==> flow/design.v (excerpt) <==
module alu #(parameter DATA_WIDTH = 32, OP = 3)
(
    input wire start,
    input wire clk,
    input wire reset_n,
    input wire [DATA_WIDTH - 1 : 0] A,
    input wire [DATA_WIDTH - 1 : 0] B,
    input wire [OP - 1 : 0] op,
    output reg [DATA_WIDTH - 1 : 0] result,
    output reg done
);
Size: ~2600 cells after synthesis, ~66 flip-flops, roughly 100 I/O pins, ~0.022 sq mm of cells after synthesis.
make LEC_CHECK=0 ABC_AREA=0 CAP_MARGIN=20 CORE_ASPECT_RATIO=0.96 CORE_MARGIN=2 CORE_UTILIZATION=68 CTS_CLUSTER_SIZE=29 HOLD_SLACK_MARGIN=-0.1 SLEW_MARGIN=10 TNS_END_PERCENT=5 finish   # period 8.39 ns
run.sh (not shown) runs the stock make flow with config.mk's settings and CLKGATE_MAP_FILE=.
The baseline reached the layout checks and failed them: setup timing.
Edit:
==> flow/config.mk (replaced) <==
export PLATFORM = sky130hd
export DESIGN_NAME = alu
export DESIGN_NICKNAME = alu
export VERILOG_FILES = /design/flow/design.v
export SDC_FILE = /design/flow/constraint.sdc
export NUM_CORES = 4
export LEC_CHECK = 0
export CAP_MARGIN = 20
export CORE_MARGIN = 2
export CORE_UTILIZATION = 58
export SLEW_MARGIN = 20
export TNS_END_PERCENT = 5
==> flow/constraint.sdc (replaced) <==
create_clock -name core_clock -period 7.72 [get_ports {clk}]
set_input_delay 1.5440 -clock core_clock [delete_from_list [all_inputs] [get_ports {clk}]]
set_output_delay 1.5440 -clock core_clock [all_outputs]
set_load 0.01 [all_outputs]
The new run finished but failed the layout checks on setup timing.
Cell area barely changes.
Utilization goes down by 13 points.
Count of clock-buffer cells in the layout goes down by 2.
Global-route usage goes down by 7.7 points.
Worst setup slack improves by 0.055 ns.
Edit:
--- a/flow/config.mk
+++ b/flow/config.mk
@@ -9,4 +9,5 @@
 export CORE_MARGIN = 2
-export CORE_UTILIZATION = 58
+export CORE_UTILIZATION = 63
+export CTS_CLUSTER_SIZE = 79
+export HOLD_SLACK_MARGIN = 0.3
 export SLEW_MARGIN = 20
-export TNS_END_PERCENT = 5
==> flow/constraint.sdc (replaced) <==
create_clock -name core_clock -period 7.78 [get_ports {clk}]
set_input_delay 1.5560 -clock core_clock [delete_from_list [all_inputs] [get_ports {clk}]]
set_output_delay 1.5560 -clock core_clock [all_outputs]
set_load 0.01 [all_outputs]
What happened:
- The new run ended with an error in 5_1_grt
- die size shrinks by 7.8%
- area after synthesis stays the same
- synthesized cell count stays the same
Edit:
--- a/flow/config.mk
+++ b/flow/config.mk
@@ -9,5 +9,4 @@
 export CORE_MARGIN = 2
-export CORE_UTILIZATION = 63
-export CTS_CLUSTER_SIZE = 79
-export HOLD_SLACK_MARGIN = 0.3
+export CORE_UTILIZATION = 55
+export CTS_CLUSTER_SIZE = 98
 export SLEW_MARGIN = 20
==> flow/constraint.sdc (replaced) <==
create_clock -name core_clock -period 4.49 [get_ports {clk}]
set_input_delay 0.8980 -clock core_clock [delete_from_list [all_inputs] [get_ports {clk}]]
set_output_delay 0.8980 -clock core_clock [all_outputs]
set_load 0.01 [all_outputs]
Result:
- The new run completed, yet does not pass: setup timing
- synthesized cell count stays the same
- synthesized area is unchanged
- die area increases by about a fifth

========
The RTL this note starts from:
==> flow/design.v <==
module alu #(parameter DATA_WIDTH = 32, OP = 3)
(
    input wire start,
    input wire clk,
    input wire reset_n,
    input wire [DATA_WIDTH - 1 : 0] A,
    input wire [DATA_WIDTH - 1 : 0] B,
    input wire [OP - 1 : 0] op,
    output reg [DATA_WIDTH - 1 : 0] result,
    output reg done
);
  localparam AND = 3'b000;   
  localparam OR  = 3'b001;   
  localparam ADD = 3'b010;   
  localparam NOP = 3'b011;   
  localparam SUB = 3'b100;   
  localparam MUL = 3'b101;   
  localparam SLT = 3'b110;   
  reg done_reg;
  reg [DATA_WIDTH - 1 : 0] result_reg;
  always @(posedge clk or negedge reset_n) begin
    if (!reset_n) begin
      result_reg <= 32'h00000000;
    end
    else begin
      if(start) begin
        case (op)
          AND: result_reg <=  A & B;
          OR : result_reg <=  A | B;
          ADD: result_reg <=  A + B;
          SUB: result_reg <=  A - B;
          MUL: result_reg <=  A * B;
          SLT: result_reg <= (A < B) ? 32'b1 : 32'b0;
          default: result_reg <= 32'h00000000;
        endcase
      end
    end
  end
  always @(posedge clk or negedge reset_n) begin
    if(!reset_n) begin
      done_reg <= 1'b0;
    end
    else begin
      if(start && (op != NOP)) begin
        done_reg <= 1'b1;
      end
      else begin
        done_reg <= 1'b0;
      end
    end
  end
  always @(posedge clk or negedge reset_n) begin
    if (!reset_n) begin
      done <= 1'b0;
    end
    else begin
      done <= done_reg;
    end
  end
  always @(posedge clk or negedge reset_n) begin
    if (!reset_n) begin
      result <= 32'h00000000;
    end
    else begin
      result <= result_reg;
    end
  end
endmodule
clock: 6.65 ns
lec_check: 0
cap_margin: 20
core_margin: 2
core_utilization: 72
cts_cluster_diameter: 343
place_density: 0.65
setup_slack_margin: 1.96
slew_margin: 20
The first run aborted during global routing on GRT-0116.
Change:
- CORE_UTILIZATION: 72 -> 64
- CTS_CLUSTER_DIAMETER: 343 -> unset
- CTS_CLUSTER_SIZE: unset -> 35
- PLACE_DENSITY: 0.65 -> unset
- SETUP_SLACK_MARGIN: 1.96 -> unset
- TNS_END_PERCENT: unset -> 5
- clock period: 6.65 -> 7.78 ns (I/O delays scaled with it)
With this change the flow finished with negative setup slack left.
Synthesized area does not change.
Synthesized cell count stays the same.
Die size went up by 12%.
Change:
- CORE_UTILIZATION: 64 -> 65
- CTS_CLUSTER_SIZE: 35 -> unset
- HOLD_SLACK_MARGIN: unset -> -0.09
- MAX_ROUTING_LAYER: unset -> met4
- TNS_END_PERCENT: 5 -> unset
Effect: With this change the flow failed in global routing. Synthesized cell count is unchanged. Area after synthesis stays the same. Die area shrinks slightly.
Change:
- CORE_UTILIZATION: 65 -> 45
- HOLD_SLACK_MARGIN: -0.09 -> unset
- MAX_ROUTING_LAYER: met4 -> unset
- clock period: 7.78 -> 9.5 ns (I/O delays scaled with it)
Effect: Now the flow finished clean; synthesized area stays the same; die size came out higher by 43%; synthesized cell count is unchanged.
Change:
- ABC_AREA: unset -> 1
- CORE_UTILIZATION: 45 -> 46
- CTS_CLUSTER_DIAMETER: unset -> 378
- CTS_CLUSTER_SIZE: unset -> 99
- MAX_ROUTING_LAYER: unset -> met4
- TNS_END_PERCENT: unset -> 40
Result: The changed run went through all stages and came out clean. Cell count increases by 22%. Wire length decreases by 0.97%.
